==> run R <==
==> flow/design.v <==
`timescale 1ns / 1ps
module lms_core #(
    parameter WIDTH = 16,
    parameter FRAC  = 8
)(
    input wire clk,
    input wire rst,
    input wire start,
    input wire signed [WIDTH-1:0] x_in,
    input wire signed [WIDTH-1:0] d_in,
    output reg signed [WIDTH-1:0] y_out,
    output reg signed [WIDTH-1:0] e_out,
    output reg done
);
    localparam signed [WIDTH-1:0] MU_FIXED = 16'd2; 
    reg signed [WIDTH-1:0] w0, w1, w2, w3, w4, w5, w6, w7;
    reg signed [WIDTH-1:0] x0, x1, x2, x3, x4, x5, x6, x7;
    reg [4:0] bit_idx;       
    reg signed [31:0] acc;       
    reg signed [WIDTH-1:0] w_sum;  
    reg signed [WIDTH-1:0] slice_reg; 
    reg signed [31:0] slice_shifted;
    reg signed [WIDTH-1:0] term0, term1, term2, term3, term4, term5, term6, term7;
    reg [2:0] state;
    localparam IDLE = 0, CALC_OFFSET = 1, CALC_SLICE = 2, CALC_ACC = 3, CALC_E = 4, UPDATE_W = 5;
    function signed [WIDTH-1:0] fixed_mul;
        input signed [WIDTH-1:0] a, b;
        reg signed [2*WIDTH-1:0] res;
        begin
            res = a * b;
            fixed_mul = res >>> FRAC;
        end
    endfunction
    always @(posedge clk) begin
        if (rst) begin
            w0<=0; w1<=0; w2<=0; w3<=0; w4<=0; w5<=0; w6<=0; w7<=0;
            x0<=0; x1<=0; x2<=0; x3<=0; x4<=0; x5<=0; x6<=0; x7<=0;
            y_out <= 0; e_out <= 0; done <= 0;
            state <= IDLE;
        end else begin
            case (state)
                IDLE: begin
                    done <= 0;
                    if (start) begin
                        x7<=x6; x6<=x5; x5<=x4; x4<=x3; x3<=x2; x2<=x1; x1<=x0;
                        x0 <= x_in;
                        state <= CALC_OFFSET;
                    end
                end
                CALC_OFFSET: begin
                    w_sum = w0 + w1 + w2 + w3 + w4 + w5 + w6 + w7;
                    acc <= -w_sum; 
                    bit_idx <= 0; 
                    state <= CALC_SLICE;
                end
                CALC_SLICE: begin
                    if (bit_idx == WIDTH-1) begin
                         slice_reg <= (x0[bit_idx] ? -w0 : w0) + 
                                      (x1[bit_idx] ? -w1 : w1) + 
                                      (x2[bit_idx] ? -w2 : w2) + 
                                      (x3[bit_idx] ? -w3 : w3) + 
                                      (x4[bit_idx] ? -w4 : w4) + 
                                      (x5[bit_idx] ? -w5 : w5) + 
                                      (x6[bit_idx] ? -w6 : w6) + 
                                      (x7[bit_idx] ? -w7 : w7);
                    end else begin
                         slice_reg <= (x0[bit_idx] ? w0 : -w0) + 
                                      (x1[bit_idx] ? w1 : -w1) + 
                                      (x2[bit_idx] ? w2 : -w2) + 
                                      (x3[bit_idx] ? w3 : -w3) + 
                                      (x4[bit_idx] ? w4 : -w4) + 
                                      (x5[bit_idx] ? w5 : -w5) + 
                                      (x6[bit_idx] ? w6 : -w6) + 
                                      (x7[bit_idx] ? w7 : -w7);
                    end
                    state <= CALC_ACC;
                end
                CALC_ACC: begin
                    slice_shifted = {{16{slice_reg[15]}}, slice_reg};
                    acc <= acc + (slice_shifted <<< bit_idx);
                    if (bit_idx == WIDTH-1)
                        state <= CALC_E;
                    else begin
                        bit_idx <= bit_idx + 1;
                        state <= CALC_SLICE;
                    end
                end
                CALC_E: begin
                    y_out <= acc >>> 9;
                    e_out <= d_in - (acc >>> 9);
                    state <= UPDATE_W;
                end
                UPDATE_W: begin
                    term0 = fixed_mul(MU_FIXED, x0);
                    term1 = fixed_mul(MU_FIXED, x1);
                    term2 = fixed_mul(MU_FIXED, x2);
                    term3 = fixed_mul(MU_FIXED, x3);
                    term4 = fixed_mul(MU_FIXED, x4);
                    term5 = fixed_mul(MU_FIXED, x5);
                    term6 = fixed_mul(MU_FIXED, x6);
                    term7 = fixed_mul(MU_FIXED, x7);
                    if (e_out > 0) begin
                        w0 <= w0 + term0; w1 <= w1 + term1; w2 <= w2 + term2; w3 <= w3 + term3;
                        w4 <= w4 + term4; w5 <= w5 + term5; w6 <= w6 + term6; w7 <= w7 + term7;
                    end else if (e_out < 0) begin
                        w0 <= w0 - term0; w1 <= w1 - term1; w2 <= w2 - term2; w3 <= w3 - term3;
                        w4 <= w4 - term4; w5 <= w5 - term5; w6 <= w6 - term6; w7 <= w7 - term7;
                    end
                    done <= 1;
                    state <= IDLE;
                end
            endcase
        end
    end
endmodule
==> flow/run.sh <==
#!/bin/bash
# the make line also repeats each setting of config.mk as NAME=value (left out here)
make -C /OpenROAD-flow-scripts/flow DESIGN_CONFIG=/design/flow/config.mk WORK_HOME=/design/flow/orfs CLKGATE_MAP_FILE= finish
==> flow/config.mk <==
export PLATFORM = sky130hd
export DESIGN_NAME = lms_core
export DESIGN_NICKNAME = lms_core
export VERILOG_FILES = /design/flow/design.v
export SDC_FILE = /design/flow/constraint.sdc
export NUM_CORES = 4
export LEC_CHECK = 0
export CAP_MARGIN = 20
export CELL_PAD_IN_SITES_GLOBAL_PLACEMENT = 3
export CORE_MARGIN = 2
export CORE_UTILIZATION = 40
export SLEW_MARGIN = 25
==> flow/constraint.sdc <==
create_clock -name core_clock -period 8.0 [get_ports {clk}]
set_input_delay 1.6000 -clock core_clock [delete_from_list [all_inputs] [get_ports {clk}]]
set_output_delay 1.6000 -clock core_clock [all_outputs]
set_load 0.01 [all_outputs]
==> inputs of run B, as changes to run R <==
CELL_PAD_IN_SITES_GLOBAL_PLACEMENT = default   (was 3)
CORE_UTILIZATION = 70   (was 40)
CTS_CLUSTER_SIZE = 48   (was default)
HOLD_SLACK_MARGIN = 0.29   (was default)
PLACE_DENSITY_LB_ADDON = 0.01   (was default)
SETUP_SLACK_MARGIN = 1.26   (was default)
SLEW_MARGIN = 40   (was 25)
==> flow/constraint.sdc (replaced) <==
create_clock -name core_clock -period 4.31 [get_ports {clk}]
set_input_delay 0.8620 -clock core_clock [delete_from_list [all_inputs] [get_ports {clk}]]
set_output_delay 0.8620 -clock core_clock [all_outputs]
set_load 0.01 [all_outputs]
==> inputs of run Z, as changes to run R <==
CELL_PAD_IN_SITES_GLOBAL_PLACEMENT = default   (was 3)
CORE_UTILIZATION = 64   (was 40)
SETUP_SLACK_MARGIN = 1.21   (was default)
SLEW_MARGIN = 20   (was 25)
==> flow/constraint.sdc (replaced) <==
create_clock -name core_clock -period 4.65 [get_ports {clk}]
set_input_delay 0.9300 -clock core_clock [delete_from_list [all_inputs] [get_ports {clk}]]
set_output_delay 0.9300 -clock core_clock [all_outputs]
set_load 0.01 [all_outputs]
==> notes <==
- Against run Z, the fmax of run R is smaller by 10%.
- Run Z ran to the end with violations: negative setup slack. Run B never finished: it broke off in global routing on GRT-0232. Run R ran to the end with no violations.
- Sequential cell count is the same in run R and run Z.
- In run R the first-iteration DRC count is lower than in run Z, by 52%.
- Against run R, the via count of run Z is higher by about 20%.
==> figures <==
Outcome: run B stopped before the end; run Z failed layout checks; run R no timing/DRC/antenna violations
Last stage reached: run B global routing; run Z -; run R -
Reasons for failing layout checks: run B -; run Z negative setup slack; run R -
Critical path data arrival time: run B -; run Z 6980 ps; run R 7730 ps
Sequential Power: run B -; run Z 0.00303 W; run R 0.00177 W
Setup crit start kind: run B -; run Z flip-flop; run R flip-flop
Floorplan core area: run B 50100 µm²; run Z 54900 µm²; run R 88100 µm²
Destination of the worst register-to-register timing path: run B -; run Z slice_reg[15]$_DFFE_PP_; run R slice_reg[12]$_DFFE_PP_
Hold path depth: run B -; run Z 2; run R 2
Filler Cell Count: run B -; run Z 3272; run R 9066
Number of buffers created by CTS: run B 40; run Z 41; run R 46
Fraction of standard cell area that is sequential: run B -; run Z 15.7%; run R 18.7%
No activity file was given, so power comes from the tool's default toggle rates.
